==> branch juniper: inputs <==
==> flow/design.v <==
module aluCPU(
    input [15:0] data1,  
    input [15:0] data2,  
    input [1:0] sel,  
    output reg [15:0] result
); 
    parameter [1:0] 
        SUM = 2'b00,
        SUB = 2'b01,
        MUL = 2'b10;
    reg [31:0] mul_full;  
    always @(*) begin
        case(sel)
            SUM: begin
                result = data1 + data2;
            end
            SUB: begin
                result = data1 - data2;
            end
            MUL: begin
                mul_full = $signed(data1) * $signed(data2);  
                result = mul_full[15:0];  
            end
            default: result = 16'd0;  
        endcase 
    end 
endmodule 
module memoryCPU (
    input clock,
    input reset,  
    input regWrite,               
    input [3:0] write_reg_addr,   
    input [15:0] write_data,      
    input [3:0] read_reg_addr_1, 
    input [3:0] read_reg_addr_2, 
    output [15:0] read_data_1,    
    output [15:0] read_data_2     
);
    reg [15:0] register [0:15];  
    integer i;
    always @ (posedge clock or negedge reset) begin
        if (~reset) begin
            for (i = 0; i < 16; i = i + 1) begin
                register[i] <= 16'd0;
            end
        end
        else if (regWrite) begin   
            register[write_reg_addr] <= write_data;
        end
    end
    assign read_data_1 = register[read_reg_addr_1]; 
    assign read_data_2 = register[read_reg_addr_2];
endmodule
module lcd_controller (
    input clk,
    input reset_n,           
    input rst_n,             
    input start,            
    input [2:0] opcode,     
    input [3:0] reg_idx,    
    input signed [15:0] value, 
    output reg [7:0] lcd_data,
    output reg lcd_rs,      
    output wire lcd_rw,      
    output reg lcd_en,      
    output wire lcd_on,     
    output wire lcd_blon    
);
    assign lcd_rw = 1'b0; 
    assign lcd_on   = (state != STATE_IDLE);
    assign lcd_blon = (state != STATE_IDLE);
    localparam STATE_IDLE = 0, STATE_INIT = 1, STATE_READY = 2, 
               STATE_WRITE_LINE1 = 3, STATE_LINE2_ADDR = 4, STATE_WRITE_LINE2 = 5;
    reg [3:0] state; 
    reg [5:0] char_index; 
    reg [19:0] counter;
    reg wait_flag;
    reg [2:0] op_store;
    reg [3:0] reg_store;
    reg signed [15:0] val_store;
    reg first_boot; 
    reg [15:0] unsigned_val;
    reg is_negative;
    reg [3:0] digit_10000, digit_1000, digit_100, digit_10, digit_1;
    reg prev_reset_n;        
    reg system_active;       
    function [7:0] init_cmds(input [5:0] idx);
        case(idx)
            6'd0: init_cmds = 8'h38;
            6'd1: init_cmds = 8'h38;
            6'd2: init_cmds = 8'h0C;
            6'd3: init_cmds = 8'h01;
            6'd4: init_cmds = 8'h06;
            default: init_cmds = 8'h00;
        endcase
    endfunction
    function [39:0] get_op_string(input [2:0] op);
        case(op)
            3'b000: get_op_string = "LOAD ";
            3'b001: get_op_string = "ADD  ";
            3'b010: get_op_string = "ADDI ";
            3'b011: get_op_string = "SUB  ";
            3'b100: get_op_string = "SUBI ";
            3'b101: get_op_string = "MUL  ";
            3'b110: get_op_string = "CLEAR";
            3'b111: get_op_string = "DPL  ";
            default: get_op_string = "ERR  ";
        endcase
    endfunction
    always @(posedge clk) begin
      if (!rst_n) begin
        system_active <= 0;
        prev_reset_n <= 1;
        state <= STATE_IDLE;
        lcd_en <= 0;
      end else begin
        prev_reset_n <= reset_n;
        if (prev_reset_n == 1'b1 && reset_n == 1'b0) begin
            system_active <= ~system_active; 
        end
        if (system_active == 1'b0) begin
            state <= STATE_IDLE;
            lcd_en <= 0;
            wait_flag <= 0;
            counter <= 0;
            char_index <= 0;
            first_boot <= 1;  
        end 
        else begin
            if (state == STATE_IDLE) begin
                state <= STATE_INIT;
                char_index <= 0;
                wait_flag <= 0;
                first_boot <= 1;
            end
            else if (wait_flag) begin
                if (counter < 20'd2000) begin 
                    counter <= counter + 1;
                    if (counter == 20'd40) lcd_en <= 0; 
                end else begin
                    wait_flag <= 0;
                    counter <= 0;
                end
            end else begin
                case (state)
                    STATE_INIT: begin
                        lcd_rs <= 0;
                        lcd_data <= init_cmds(char_index);
                        lcd_en <= 1; 
                        wait_flag <= 1;
                        if (char_index < 4) 
                            char_index <= char_index + 1;
                        else begin
                            char_index <= 0;
                            op_store <= 3'b000;
                            reg_store <= 4'b0000;
                            val_store <= 16'd0;
                            unsigned_val <= 16'd0;
                            is_negative <= 0;
                            state <= STATE_WRITE_LINE1; 
                        end
                    end
                    STATE_READY: begin
                        if (start) begin
                            op_store <= opcode;
                            reg_store <= reg_idx;
                            val_store <= value;
                            if (value < 0) begin
                                is_negative <= 1;
                                unsigned_val <= -value;
                            end else begin
                                is_negative <= 0;
                                unsigned_val <= value;
                            end
                            lcd_rs <= 0;
                            lcd_data <= 8'h01; 
                            lcd_en <= 1;
                            wait_flag <= 1;
                            state <= STATE_WRITE_LINE1;
                            char_index <= 0;
                        end
                    end
                    STATE_WRITE_LINE1: begin
                        digit_10000 <= (unsigned_val / 10000) % 10;
                        digit_1000  <= (unsigned_val / 1000) % 10;
                        digit_100   <= (unsigned_val / 100) % 10;
                        digit_10    <= (unsigned_val / 10) % 10;
                        digit_1     <= (unsigned_val) % 10;
                        lcd_rs <= 1;
                        lcd_en <= 1;
                        wait_flag <= 1;
                        if (char_index < 5) begin
                            if (first_boot)
                                lcd_data <= " "; 
                            else
                                lcd_data <= get_op_string(op_store) >> (8 * (4 - char_index));
                        end 
                        else begin
                            if (op_store == 3'b110 && !first_boot) begin
                                lcd_data <= " ";
                            end else begin
                                if (char_index == 5) lcd_data <= " ";
                                else if (char_index == 6) lcd_data <= "[";
                                else if (char_index >= 7 && char_index <= 10) 
                                    lcd_data <= reg_store[10 - char_index] ? "1" : "0";
                                else if (char_index == 11) lcd_data <= "]";
                            end
                        end
                        if (char_index < 11)
                            char_index <= char_index + 1;
                        else begin
                            char_index <= 0;
                            if (op_store == 3'b110 && !first_boot) begin
                                state <= STATE_READY;
                            end else begin
                                state <= STATE_LINE2_ADDR;
                            end
                        end
                    end
                    STATE_LINE2_ADDR: begin
                        lcd_rs <= 0;
                        lcd_data <= 8'hC0;
                        lcd_en <= 1;
                        wait_flag <= 1;
                        state <= STATE_WRITE_LINE2;
                    end
                    STATE_WRITE_LINE2: begin
                        lcd_rs <= 1;
                        lcd_en <= 1;
                        wait_flag <= 1;
                        case(char_index)
                            0: lcd_data <= is_negative ? "-" : "+";
                            1: lcd_data <= 8'h30 + digit_10000;
                            2: lcd_data <= 8'h30 + digit_1000;
                            3: lcd_data <= 8'h30 + digit_100;
                            4: lcd_data <= 8'h30 + digit_10;
                            5: lcd_data <= 8'h30 + digit_1;
                        endcase
                        if (char_index < 5)
                            char_index <= char_index + 1;
                        else begin
                            first_boot <= 0;
                            state <= STATE_READY;
                        end
                    end
                endcase
            end
        end
      end
    end
endmodule
module miniCPU (
    input [17:0] switches,  
    input ligar,       
    input enviar,      
    input clk,         
    input rst_n,       
    output [7:0] LCD_DATA,
    output LCD_RS,
    output LCD_RW,
    output LCD_EN,
    output LCD_ON,
    output LCD_BLON
);
    wire [2:0] opcode = switches [17:15];
    wire [3:0] reg_dest = switches [14:11];
    wire [3:0] reg_input1 = switches[10:7];
    wire [3:0] reg_input2 = switches [6:3];
    wire signal = switches[6];
    wire [15:0] imediato_module = {10'd0, switches[5:0]};
    wire [15:0] imediato = (signal) ? (-imediato_module) : imediato_module;
    wire [15:0] mem_read_data1;
    wire [15:0] mem_read_data2;
    wire [15:0] alu_result;
    reg write_enable;
    reg [15:0] mem_write;
    reg [1:0] alu_selector;
    reg [15:0] alu_input_2;
    reg soft_reset; 
    wire memory_reset_signal = ligar & ~soft_reset;  
    parameter [2:0] LOAD = 3'b000, ADD = 3'b001, ADDI = 3'b010, SUB = 3'b011,
                    SUBI = 3'b100, MUL = 3'b101, CLEAR = 3'b110, DISPLAY = 3'b111;                   
    memoryCPU Memo (
        .clock(clk),
        .reset(memory_reset_signal),
        .regWrite(write_enable),
        .write_reg_addr(reg_dest),
        .write_data(mem_write),
        .read_reg_addr_1(reg_input1),
        .read_reg_addr_2(reg_input2),
        .read_data_1(mem_read_data1),
        .read_data_2(mem_read_data2)
    );
    aluCPU ALU (
        .data1(mem_read_data1),
        .data2(alu_input_2),
        .sel(alu_selector),
        .result(alu_result)
    );
    reg lcd_start_signal;
    reg [15:0] lcd_value_reg;
    reg [3:0] lcd_reg_idx;
    wire [3:0] current_lcd_reg_idx = (opcode == DISPLAY) ? reg_input1 : reg_dest;
    reg [15:0] current_lcd_value;
    lcd_controller LCD (
        .clk(clk),
        .reset_n(ligar),
        .rst_n(rst_n),
        .start(lcd_start_signal),
        .opcode(opcode),
        .reg_idx(lcd_reg_idx),   
        .value(lcd_value_reg),  
        .lcd_data(LCD_DATA),
        .lcd_rs(LCD_RS),
        .lcd_rw(LCD_RW),
        .lcd_en(LCD_EN),
        .lcd_on(LCD_ON),
        .lcd_blon(LCD_BLON)
    );
    always @(*) begin
        if (opcode == LOAD)
            current_lcd_value = imediato;
        else if (opcode == DISPLAY)
            current_lcd_value = mem_read_data1;
        else
            current_lcd_value = alu_result;
    end
    reg [2:0] state;
    parameter [2:0] IDLE = 3'd0, EXECUTE = 3'd1, WRITE = 3'd2, WAIT_RELEASE = 3'd3;                 
    always @(posedge clk or negedge ligar) begin 
        if (~ligar) begin
            state <= IDLE;
            write_enable <= 0;
            soft_reset <= 0;
            lcd_start_signal <= 0;
        end
        else begin
            case(state)
                IDLE: begin  
                    write_enable <= 0;
                    soft_reset <= 0;
                    lcd_start_signal <= 0;  
                    if (!enviar) begin
                        state <= EXECUTE;
                    end
                end
                EXECUTE: begin  
                    state <= WRITE;
                end
                WRITE: begin  
                    lcd_start_signal <= 1;  
                    if (opcode == CLEAR) begin
                        soft_reset <= 1;
                        write_enable <= 0;
                    end
                    else if (opcode != DISPLAY) begin
                        write_enable <= 1;
                    end
                    state <= WAIT_RELEASE;
                end
                WAIT_RELEASE: begin  
                    write_enable <= 0;  
                    soft_reset <= 0;  
                    lcd_start_signal <= 0;  
                    if (enviar) begin  
                        state <= IDLE;  
                    end
                end
            endcase
        end
    end
    always @(posedge clk) begin
        if (state == EXECUTE) begin
            case(opcode)
                ADD: begin alu_selector <= 2'b00; alu_input_2 <= mem_read_data2; end
                ADDI: begin alu_selector <= 2'b00; alu_input_2 <= imediato; end
                SUB: begin alu_selector <= 2'b01; alu_input_2 <= mem_read_data2; end
                SUBI: begin alu_selector <= 2'b01; alu_input_2 <= imediato; end
                MUL: begin alu_selector <= 2'b10; alu_input_2 <= imediato; end
                default: begin alu_selector <= 2'b00; alu_input_2 <= 16'd0; end
            endcase
        end
        if (state == WRITE) begin
            lcd_reg_idx <= current_lcd_reg_idx;
            lcd_value_reg <= current_lcd_value;
            if (opcode != CLEAR && opcode != DISPLAY) begin
                if (opcode == LOAD)
                    mem_write <= imediato;
                else
                    mem_write <= alu_result;
            end
        end
    end
endmodule
==> flow/run.sh <==
#!/bin/bash
# the make line also repeats each setting of config.mk as NAME=value (left out here)
make -C /OpenROAD-flow-scripts/flow DESIGN_CONFIG=/design/flow/config.mk WORK_HOME=/design/flow/orfs CLKGATE_MAP_FILE= finish
==> flow/config.mk <==
export PLATFORM = sky130hd
export DESIGN_NAME = miniCPU
export DESIGN_NICKNAME = miniCPU
export VERILOG_FILES = /design/flow/design.v
export SDC_FILE = /design/flow/constraint.sdc
export NUM_CORES = 4
export LEC_CHECK = 0
export CAP_MARGIN = 15
export CORE_MARGIN = 2
export CORE_UTILIZATION = 68
export CTS_CLUSTER_DIAMETER = 30
export MAX_ROUTING_LAYER = met4
export SETUP_SLACK_MARGIN = 2.45
export SLEW_MARGIN = 20
export TNS_END_PERCENT = 95
==> flow/constraint.sdc <==
create_clock -name core_clock -period 10.1 [get_ports {clk}]
set_input_delay 2.0200 -clock core_clock [delete_from_list [all_inputs] [get_ports {clk}]]
set_output_delay 2.0200 -clock core_clock [all_outputs]
set_load 0.01 [all_outputs]
==> inputs of branch delta, as changes to branch juniper <==
==> flow/config.mk (replaced) <==
export PLATFORM = sky130hd
export DESIGN_NAME = miniCPU
export DESIGN_NICKNAME = miniCPU
export VERILOG_FILES = /design/flow/design.v
export SDC_FILE = /design/flow/constraint.sdc
export NUM_CORES = 4
export LEC_CHECK = 0
export CAP_MARGIN = 20
export CORE_MARGIN = 2
export CORE_UTILIZATION = 25
export SLEW_MARGIN = 20
==> flow/constraint.sdc (replaced) <==
create_clock -name core_clock -period 12.1 [get_ports {clk}]
set_input_delay 2.4200 -clock core_clock [delete_from_list [all_inputs] [get_ports {clk}]]
set_output_delay 2.4200 -clock core_clock [all_outputs]
set_load 0.01 [all_outputs]
==> Slide: Implementation Results <==
Physical Implementation Snapshot

Status
  • Status: no timing/DRC/antenna violations

Clocking
  • Postcts setup bufs: 0

GRT
  • Total routing resource utilization after global routing: 0.159
  • GRT met1 Usage: 0.220

Floorplan
  • Area of the core: 0.139 mm2
The numbers above come from branch delta.

==> Slide: Implementation Results <==
Implementation Results

Status
  • Status: stopped before the end
  • Halt point of the flow: global routing
  • Tool error: [ERROR GRT-0232] Routing congestion too high. Check the congestion heatmap in the GUI.

GRT
  • Total routing resource utilization after global routing: 0.735
  • GRT met1 Usage: 0.734

Clocking
  • Postcts setup bufs: 223
  • CTS Buf Count: 83
  • Clock Root Buffer: clkbuf_16

Floorplan
  • Area of the core: 0.0511 mm2
The numbers above come from branch juniper.

